## ICMS
module ICMS(
    input CLK,
    input RST,
    input radar_echo,
    input scan_for_target,
    input [31:0] jet_speed,
    input [31:0] max_safe_distance,
    input [5:0] wind,
    input thunderstorm,
    input [1:0] visibility,
    input signed [7:0] temperature,
    output radar_pulse_trigger,
    output [31:0] distance_to_target,
    output safe_to_engage,
    output threat_detected,
    output emergency_landing_alert,
    output [1:0] ECSU_state,  
    output [1:0] ARTAU_state
);
Settings: LEC_CHECK=0, CAP_MARGIN=15, CELL_PAD_IN_SITES_DETAIL_PLACEMENT=1, CORE_MARGIN=2, CORE_UTILIZATION=63, HOLD_SLACK_MARGIN=0.23, MIN_ROUTING_LAYER=met2, PLACE_DENSITY_LB_ADDON=0.04, SLEW_MARGIN=20; clock period 18.0 ns.
run.sh (not shown) runs the stock make flow with config.mk's settings and CLKGATE_MAP_FILE=.
The starting point stopped in detailed placement, error DPL-0033.
Then changed:
==> flow/config.mk (replaced) <==
export PLATFORM = sky130hd
export DESIGN_NAME = ICMS
export DESIGN_NICKNAME = ICMS
export VERILOG_FILES = /design/flow/design.v
export SDC_FILE = /design/flow/constraint.sdc
export NUM_CORES = 4
export LEC_CHECK = 0
export ABC_AREA = 1
export CAP_MARGIN = 40
export CORE_MARGIN = 2
export CORE_UTILIZATION = 72
export SLEW_MARGIN = 20
export TNS_END_PERCENT = 20
==> flow/constraint.sdc (replaced) <==
create_clock -name core_clock -period 24.6 [get_ports {CLK}]
set_input_delay 4.9200 -clock core_clock [delete_from_list [all_inputs] [get_ports {CLK}]]
set_output_delay 4.9200 -clock core_clock [all_outputs]
set_load 0.01 [all_outputs]
After rerunning:
- This time the run completed with no timing, DRC or antenna violations
- area after synthesis shrinks by 4.0%
- die size drops by about 16%
- synthesized cell count went up by about 12%
Then changed:
--- a/flow/config.mk
+++ b/flow/config.mk
@@ -11,3 +11,4 @@
 export CORE_UTILIZATION = 72
+export CTS_CLUSTER_SIZE = 70
+export SETUP_SLACK_MARGIN = 0.3
 export SLEW_MARGIN = 20
-export TNS_END_PERCENT = 20
==> flow/constraint.sdc (replaced) <==
create_clock -name core_clock -period 11.6 [get_ports {CLK}]
set_input_delay 2.3200 -clock core_clock [delete_from_list [all_inputs] [get_ports {CLK}]]
set_output_delay 2.3200 -clock core_clock [all_outputs]
set_load 0.01 [all_outputs]
After rerunning: Now the flow stopped in clock tree synthesis on DPL-0033; die size stays the same; synthesized cell count is unchanged; synthesized area is unchanged.
Then changed:
==> flow/config.mk (replaced) <==
export PLATFORM = sky130hd
export DESIGN_NAME = ICMS
export DESIGN_NICKNAME = ICMS
export VERILOG_FILES = /design/flow/design.v
export SDC_FILE = /design/flow/constraint.sdc
export NUM_CORES = 4
export LEC_CHECK = 0
export CAP_MARGIN = 20
export CORE_MARGIN = 2
export CORE_UTILIZATION = 40
export SLEW_MARGIN = 20
==> flow/constraint.sdc (replaced) <==
create_clock -name core_clock -period 30.0 [get_ports {CLK}]
set_input_delay 6.0000 -clock core_clock [delete_from_list [all_inputs] [get_ports {CLK}]]
set_output_delay 6.0000 -clock core_clock [all_outputs]
set_load 0.01 [all_outputs]
The changed run completed without violations.
Synthesized area climbs by a few percent.
Synthesized cell count decreases by roughly a tenth.
Die size rises by well over a third.

---

The RTL this note starts from:
==> flow/design.v <==
`timescale 1us / 1ps
module ARTAU(
    input radar_echo,
    input scan_for_target,
    input [31:0] jet_speed,
    input [31:0] max_safe_distance,
    input RST,
    input CLK,
    output reg radar_pulse_trigger,
    output reg [31:0] distance_to_target,
    output reg threat_detected,
    output reg [1:0] ARTAU_state
);
reg [31:0] distance1;   
reg [31:0] distance2;   
reg [11:0] elapsed_time;   
reg have_prev;          
parameter c0 = 300000000;   
parameter radar_pulse_duration = 300;   
parameter max_listen_time = 2000;   
parameter assess_timeout = 3000;   
wire [40:0] echo_product = c0 * elapsed_time;
wire [40:0] echo_distance = echo_product / 2000;
wire [11:0] elapsed_ms = elapsed_time / 1000;
wire [44:0] predicted_distance = distance2 + jet_speed * elapsed_ms;
always @(posedge CLK or posedge RST) begin
    if (RST) begin
        ARTAU_state <= 2'b00;   
        radar_pulse_trigger <= 0;
        distance_to_target <= 0;
        threat_detected <= 0;
        distance1 <= 0;
        elapsed_time <= 0;
        have_prev <= 0;
    end else begin
        case (ARTAU_state)
            2'b00:   
                if (scan_for_target) begin
                    radar_pulse_trigger <= 1;
                    ARTAU_state <= 2'b01;   
                end
            2'b01:   
                if (elapsed_time < radar_pulse_duration) begin
                    radar_pulse_trigger <= 1;
                    elapsed_time <= elapsed_time + 100;   
                end else begin
                    radar_pulse_trigger <= 0;
                    elapsed_time <= 0;
                    ARTAU_state <= 2'b10;   
                end
            2'b10:   
                if (elapsed_time < max_listen_time) begin
                    if (radar_echo) begin
                        distance1 <= distance2;
                        distance2 <= echo_distance[31:0];
                        elapsed_time <= 0;
                        if (have_prev) begin
                            ARTAU_state <= 2'b11;   
                        end else begin
                            have_prev <= 1;
                            radar_pulse_trigger <= 1;
                            ARTAU_state <= 2'b01;   
                        end
                    end else begin
                        elapsed_time <= elapsed_time + 100;
                    end
                end else begin
                    ARTAU_state <= 2'b00;
                    radar_pulse_trigger <= 0;
                    distance_to_target <= 0;
                    threat_detected <= 0;
                    elapsed_time <= 0;
                    have_prev <= 0;
                end
            2'b11:   
                if (elapsed_time < assess_timeout) begin
                    distance_to_target <= distance2;
                    threat_detected <= (predicted_distance < distance1) && distance2 < max_safe_distance;
                    if (scan_for_target) begin
                        radar_pulse_trigger <= 1;
                        elapsed_time <= 0;
                        ARTAU_state <= 2'b01;   
                    end else begin
                        elapsed_time <= elapsed_time + 100;
                    end
                end else begin
                    ARTAU_state <= 2'b00;
                    radar_pulse_trigger <= 0;
                    distance_to_target <= 0;
                    threat_detected <= 0;
                    elapsed_time <= 0;
                    have_prev <= 0;
                end
        endcase
    end
end
endmodule
module ECSU(
    input CLK,
    input RST,
    input thunderstorm,
    input [5:0] wind,
    input [1:0] visibility,
    input signed [7:0] temperature,
    output reg severe_weather,
    output reg emergency_landing_alert,
    output reg [1:0] ECSU_state
);
    parameter ALL_CLEAR = 2'b00;
    parameter CAUTION = 2'b01;
    parameter HIGH_ALERT = 2'b10;
    parameter EMERGENCY = 2'b11;
    reg [1:0] current_state, next_state;
    always @(posedge CLK or posedge RST) begin
        if (RST) begin
            current_state <= ALL_CLEAR;
        end else begin
            current_state <= next_state;
        end
    end
    always @(*) begin
        severe_weather = (current_state == HIGH_ALERT) || (current_state == EMERGENCY);
        emergency_landing_alert = (current_state == EMERGENCY);
        ECSU_state = current_state;
    end
    always @(*) begin
        next_state = current_state;
        case (current_state)
            ALL_CLEAR: begin
                if (wind >= 11 && wind <= 15)  
                    next_state = CAUTION;
                else if (visibility == 2'b01)  
                    next_state = CAUTION;
                else if (thunderstorm || wind > 15 || temperature > 35 || temperature < -35 || visibility == 2'b11) begin
                    next_state = HIGH_ALERT;
                end
            end
            CAUTION: begin
                if (wind <= 10 && visibility == 2'b00)  
                    next_state = ALL_CLEAR;
                else if (thunderstorm || wind > 15 || temperature > 35 || temperature < -35 || visibility == 2'b11) begin
                    next_state = HIGH_ALERT;
                end
            end
            HIGH_ALERT: begin
                if (temperature < -40 || temperature > 40 || wind > 20) begin
                    next_state = EMERGENCY;
                end else if (!thunderstorm && wind <= 10 && temperature >= -35 && temperature <= 35 && visibility != 2'b11) begin
                    next_state = CAUTION;
                end
            end
            EMERGENCY: begin
            end
        endcase
    end
endmodule
`timescale 1us / 1ps
module ICMS(
    input CLK,
    input RST,
    input radar_echo,
    input scan_for_target,
    input [31:0] jet_speed,
    input [31:0] max_safe_distance,
    input [5:0] wind,
    input thunderstorm,
    input [1:0] visibility,
    input signed [7:0] temperature,
    output radar_pulse_trigger,
    output [31:0] distance_to_target,
    output safe_to_engage,
    output threat_detected,
    output emergency_landing_alert,
    output [1:0] ECSU_state,  
    output [1:0] ARTAU_state
);
   wire severe_weather;
   ARTAU artau_inst (
       .radar_echo(radar_echo),
       .scan_for_target(scan_for_target),
       .jet_speed(jet_speed),
       .max_safe_distance(max_safe_distance),
       .RST(RST),
       .CLK(CLK),
       .radar_pulse_trigger(radar_pulse_trigger),
       .distance_to_target(distance_to_target),
       .threat_detected(threat_detected),
       .ARTAU_state(ARTAU_state)
   );
   ECSU ecsu_inst (
       .CLK(CLK),
       .RST(RST),
       .thunderstorm(thunderstorm),
       .wind(wind),
       .visibility(visibility),
       .temperature(temperature),
       .severe_weather(severe_weather),
       .emergency_landing_alert(emergency_landing_alert),
       .ECSU_state(ECSU_state)
   );
   assign safe_to_engage = (threat_detected) && (!severe_weather);
endmodule
Settings: LEC_CHECK=0, ABC_AREA=0, CAP_MARGIN=40, CELL_PAD_IN_SITES_GLOBAL_PLACEMENT=2, CORE_ASPECT_RATIO=0.62, CORE_MARGIN=2, CORE_UTILIZATION=45, GPL_ROUTABILITY_DRIVEN=1, GPL_TIMING_DRIVEN=1, MAX_ROUTING_LAYER=met4, SLEW_MARGIN=30; clock period 21.3 ns.
The baseline finished but failed the layout checks on setup timing.
Change:
Settings changed: ABC_AREA 0 to unset, CAP_MARGIN 40 to 20, CELL_PAD_IN_SITES_GLOBAL_PLACEMENT 2 to unset, CORE_ASPECT_RATIO 0.62 to unset, CORE_UTILIZATION 45 to 58, GPL_ROUTABILITY_DRIVEN 1 to unset, GPL_TIMING_DRIVEN 1 to unset, MAX_ROUTING_LAYER met4 to unset, SLEW_MARGIN 30 to 20.
Clock period 21.3 ns to 24.4 ns, I/O delays scaled along.
=>
- The new run produced a layout that fails on setup timing
- final cell count shrinks by 6.0%
- via count grows by 2.5%
- worst setup slack is better by 3.0 ns
- wire length shrinks by 2.9%
- clock-buffer cell count is unchanged
- die area shrinks by 22%
- flip-flop count stays the same
- global-route usage grows by 6.4 points
- fmax shrinks by 0.45%

---

Setup of yarrow:
Starts from the design.v that is shown in full above.
==> flow/config.mk <==
export PLATFORM = sky130hd
export DESIGN_NAME = ICMS
export DESIGN_NICKNAME = ICMS
export VERILOG_FILES = /design/flow/design.v
export SDC_FILE = /design/flow/constraint.sdc
export NUM_CORES = 4
export LEC_CHECK = 0
export ABC_AREA = 1
export CAP_MARGIN = 20
export CELL_PAD_IN_SITES_GLOBAL_PLACEMENT = 2
export CORE_ASPECT_RATIO = 1.0
export CORE_MARGIN = 2
export CORE_UTILIZATION = 40
export CTS_CLUSTER_SIZE = 68
export SLEW_MARGIN = 20
export TNS_END_PERCENT = 85
==> flow/constraint.sdc <==
create_clock -name core_clock -period 26.8 [get_ports {CLK}]
set_input_delay 5.3600 -clock core_clock [delete_from_list [all_inputs] [get_ports {CLK}]]
set_output_delay 5.3600 -clock core_clock [all_outputs]
set_load 0.01 [all_outputs]
> inputs changed (yarrow -> xenon)
- swapping 1.0 for 1.06 in CORE_ASPECT_RATIO
- swapping 2 for 4 in CORE_MARGIN
- putting MAX_ROUTING_LAYER at met4 where nothing was set
- swapping 20 for 30 in CAP_MARGIN
- putting HOLD_SLACK_MARGIN at -0.1 where nothing was set
- swapping 85 for 25 in TNS_END_PERCENT
Results
- xenon vs yarrow: count of non-filler cells in the finished layout up in xenon
- The global-route wire length before repair of yarrow and that of xenon are within noise of each other.
- Re total die size: xenon is about 3.3% up on yarrow.
- Placed cell count, xenon vs yarrow: up slightly
- Diff xenon..yarrow | CTS buffer count | unchanged
- Against yarrow as the reference, xenon delivers a higher total met2 wirelength after detailed routing.
- Compared yarrow against xenon; fmax within noise.
The following lists how amber was set up differently from xenon:
- CELL_PAD_IN_SITES_GLOBAL_PLACEMENT removed (was 2)
- TNS_END_PERCENT removed (was 25)
- CTS_CLUSTER_SIZE changed from 68 to 33
- CORE_MARGIN changed from 4 to 2
- MAX_ROUTING_LAYER removed (was met4)
- CTS_CLUSTER_DIAMETER newly set to 393
- CORE_UTILIZATION changed from 40 to 71
- CORE_ASPECT_RATIO removed (was 1.06)
- CAP_MARGIN changed from 30 to 5
- the clock period (ns, I/O delays scaled along) changed from 26.8 to 19.6
--- outcome ---
- amber never completed, since it errored out during 5_1_grt.
- amber reports a higher cell count after placement than xenon does.
- Comparing amber against xenon, there is no change at all in simple logic cell fraction of the synthesized area.
- Core footprint (higher): xenon
- amber ended with more total of cells resized after clock tree synthesis than xenon.
- Re area fraction in xor and xnor cells: no difference whatsoever between xenon and amber.
- Cell count in the Yosys report came out exactly the same in xenon and amber.
- The width of the chip reported for amber is smaller than that of xenon by about 24%.
